==> run B: inputs <==
## calc_top
module calc_top (
   input              clk,
   input              rst,
   input      [15:0]  data_x,
   input      [1:0]   KEY,
   input      [6:0]   SW,
   output     [7:0]   HEX0,
   output     [7:0]   HEX1,
   output     [7:0]   HEX2,
   output     [7:0]   HEX3,
   output     [7:0]   HEX4,
   output     [7:0]   HEX5,
   output     [1:0]   LEDR
   );
clock: 21.0 ns
lec_check: 0
abc_area: 1
cap_margin: 20
core_margin: 2
core_utilization: 72
cts_cluster_diameter: 42
cts_cluster_size: 37
place_density: 0.35
slew_margin: 20
run.sh (not shown) runs the stock make flow with config.mk's settings and CLKGATE_MAP_FILE=.
==> run P: changes against run B <==
--- a/flow/config.mk
+++ b/flow/config.mk
@@ -9,7 +9,6 @@
 export CAP_MARGIN = 20
 export CORE_MARGIN = 2
-export CORE_UTILIZATION = 72
+export CORE_UTILIZATION = 67
 export CTS_CLUSTER_DIAMETER = 42
 export CTS_CLUSTER_SIZE = 37
-export PLACE_DENSITY = 0.35
 export SLEW_MARGIN = 20
==> flow/constraint.sdc (replaced) <==
create_clock -name core_clock -period 15.4 [get_ports {clk}]
set_input_delay 3.0800 -clock core_clock [delete_from_list [all_inputs] [get_ports {clk}]]
set_output_delay 3.0800 -clock core_clock [all_outputs]
set_load 0.01 [all_outputs]
==> run Z: changes against run B <==
--- a/flow/config.mk
+++ b/flow/config.mk
@@ -9,7 +9,7 @@
 export CAP_MARGIN = 20
 export CORE_MARGIN = 2
-export CORE_UTILIZATION = 72
-export CTS_CLUSTER_DIAMETER = 42
-export CTS_CLUSTER_SIZE = 37
-export PLACE_DENSITY = 0.35
+export CORE_UTILIZATION = 71
+export CTS_CLUSTER_SIZE = 13
+export PLACE_DENSITY_LB_ADDON = 0.27
+export SETUP_SLACK_MARGIN = -0.04
 export SLEW_MARGIN = 20
==> flow/constraint.sdc (replaced) <==
create_clock -name core_clock -period 21.6 [get_ports {clk}]
set_input_delay 4.3200 -clock core_clock [delete_from_list [all_inputs] [get_ports {clk}]]
set_output_delay 4.3200 -clock core_clock [all_outputs]
set_load 0.01 [all_outputs]
==> results <==
Combinational power: run P is higher than run Z (about 55%).
Between run P and run Z, the lower core utilization is in run P (gap 2.6 points).
Of run Z and run P, run Z has the higher via count (gap 8.4%, measured against run P).
Run P ran to the end with violations: setup timing. Run B aborted during global routing (GRT-0232). Run Z ran to the end with violations: setup timing.
In run Z the critical path depth is higher than in run P, by 1.
Between run Z and run P, the lower sequential share of layout area is in run P (gap 1.3 points).
Of run Z and run P, run Z has the higher worst hold slack (gap 1.0 ps).

========
==> inputs of 12-28 <==
calc_top again, from the RTL that the note above started with.
clock: 20.1 ns
lec_check: 0
abc_area: 0
cap_margin: 40
core_margin: 2
core_utilization: 19
hold_slack_margin: 0.02
slew_margin: 5
==> 05-19 (differences from 12-28) <==
- ABC_AREA: 0 -> 1
- CAP_MARGIN: 40 -> 15
- CORE_UTILIZATION: 19 -> 68
- HOLD_SLACK_MARGIN: 0.02 -> default
- SETUP_SLACK_MARGIN: default -> 4.57
- SLEW_MARGIN: 5 -> 20
- TNS_END_PERCENT: default -> 5
==> flow/constraint.sdc (replaced) <==
create_clock -name core_clock -period 15.9 [get_ports {clk}]
set_input_delay 3.1800 -clock core_clock [delete_from_list [all_inputs] [get_ports {clk}]]
set_output_delay 3.1800 -clock core_clock [all_outputs]
set_load 0.01 [all_outputs]
==> 11-08 (differences from 12-28) <==
- ABC_AREA: 0 -> 1
- CAP_MARGIN: 40 -> 20
- CORE_UTILIZATION: 19 -> 70
- CTS_CLUSTER_DIAMETER: default -> 52
- CTS_CLUSTER_SIZE: default -> 74
- HOLD_SLACK_MARGIN: 0.02 -> default
- PLACE_DENSITY: default -> 0.35
- SETUP_SLACK_MARGIN: default -> -0.04
- SLEW_MARGIN: 5 -> 20
==> flow/constraint.sdc (replaced) <==
create_clock -name core_clock -period 20.9 [get_ports {clk}]
set_input_delay 4.1800 -clock core_clock [delete_from_list [all_inputs] [get_ports {clk}]]
set_output_delay 4.1800 -clock core_clock [all_outputs]
set_load 0.01 [all_outputs]
==> summary of the runs <==
12-28 ran to the end with violations: negative setup slack. 11-08 ran to the end with violations: negative setup slack. 05-19 ran to the end with violations: negative setup slack.
Against 11-08, the combinational power of 05-19 is higher by 24%.
In 05-19 the routed wire length is higher than in 11-08, by about 5%.
The highest sequential share of layout area belongs to 11-08, the lowest to 12-28.
Utilization: 11-08 > 05-19 > 12-28.
Against 12-28, the via count of 05-19 is larger by 9.3%.
Cell count, highest first: 12-28, 05-19, 11-08.
Total power: 11-08 < 12-28 < 05-19.
Global-route usage, highest first: 05-19, 11-08, 12-28.
Final area, highest first: 12-28, 05-19, 11-08.
==> figures <==
                                                                                            12-28                       05-19                       11-08
Status                                                                 complete, but fails checks  complete, but fails checks  complete, but fails checks
Layout check failures                                                        negative setup slack        negative setup slack        negative setup slack
Met1 routing resource usage after global routing                                           12.56%                      40.53%                      39.51%
First-pass GRT wire length                                                               69.70 mm                    72.31 mm                    66.85 mm
Global placement routability congestion                                                    0.8661                      0.9197                      0.9428
Filler Cell Count                                                                           9,400                         995                         906
Combinational share of cell area                                                           43.40%                      42.58%                      43.20%
Netlist area before placement                                                         17,620 um^2                 16,850 um^2                 16,850 um^2
Cell Type Count                                                                                99                          57                          57
Final Power                                                                               1711 uW                     2146 uW                     1591 uW
Vias                                                                                       11,690                      12,770                      12,840
Count of buffering cells on the critical path with inverters included                          13                           9                          10
Critical path required time                                                              16.08 ns                    12.72 ns                    16.72 ns
CTS Buf Count                                                                                  26                          28                          25
Worst Reg-to-Reg Cells                                                                         35                          38                          37
Met3 Routed Length                                                                       1.878 mm                    6.087 mm                    5.049 mm
Antenna violations before repair                                                                3                           2                           3
Tally of non-filler cells in the final layout                                               2,890                       2,069                       2,017
Register share after synthesis                                                             44.41%                      46.46%                      46.46%
Capturing instance or port of the critical path                                           HEX0[5]                     HEX0[5]                     HEX0[6]
Tapcells inserted                                                                           1,243                         324                         319
No activity file was given, so power comes from the tool's default toggle rates.
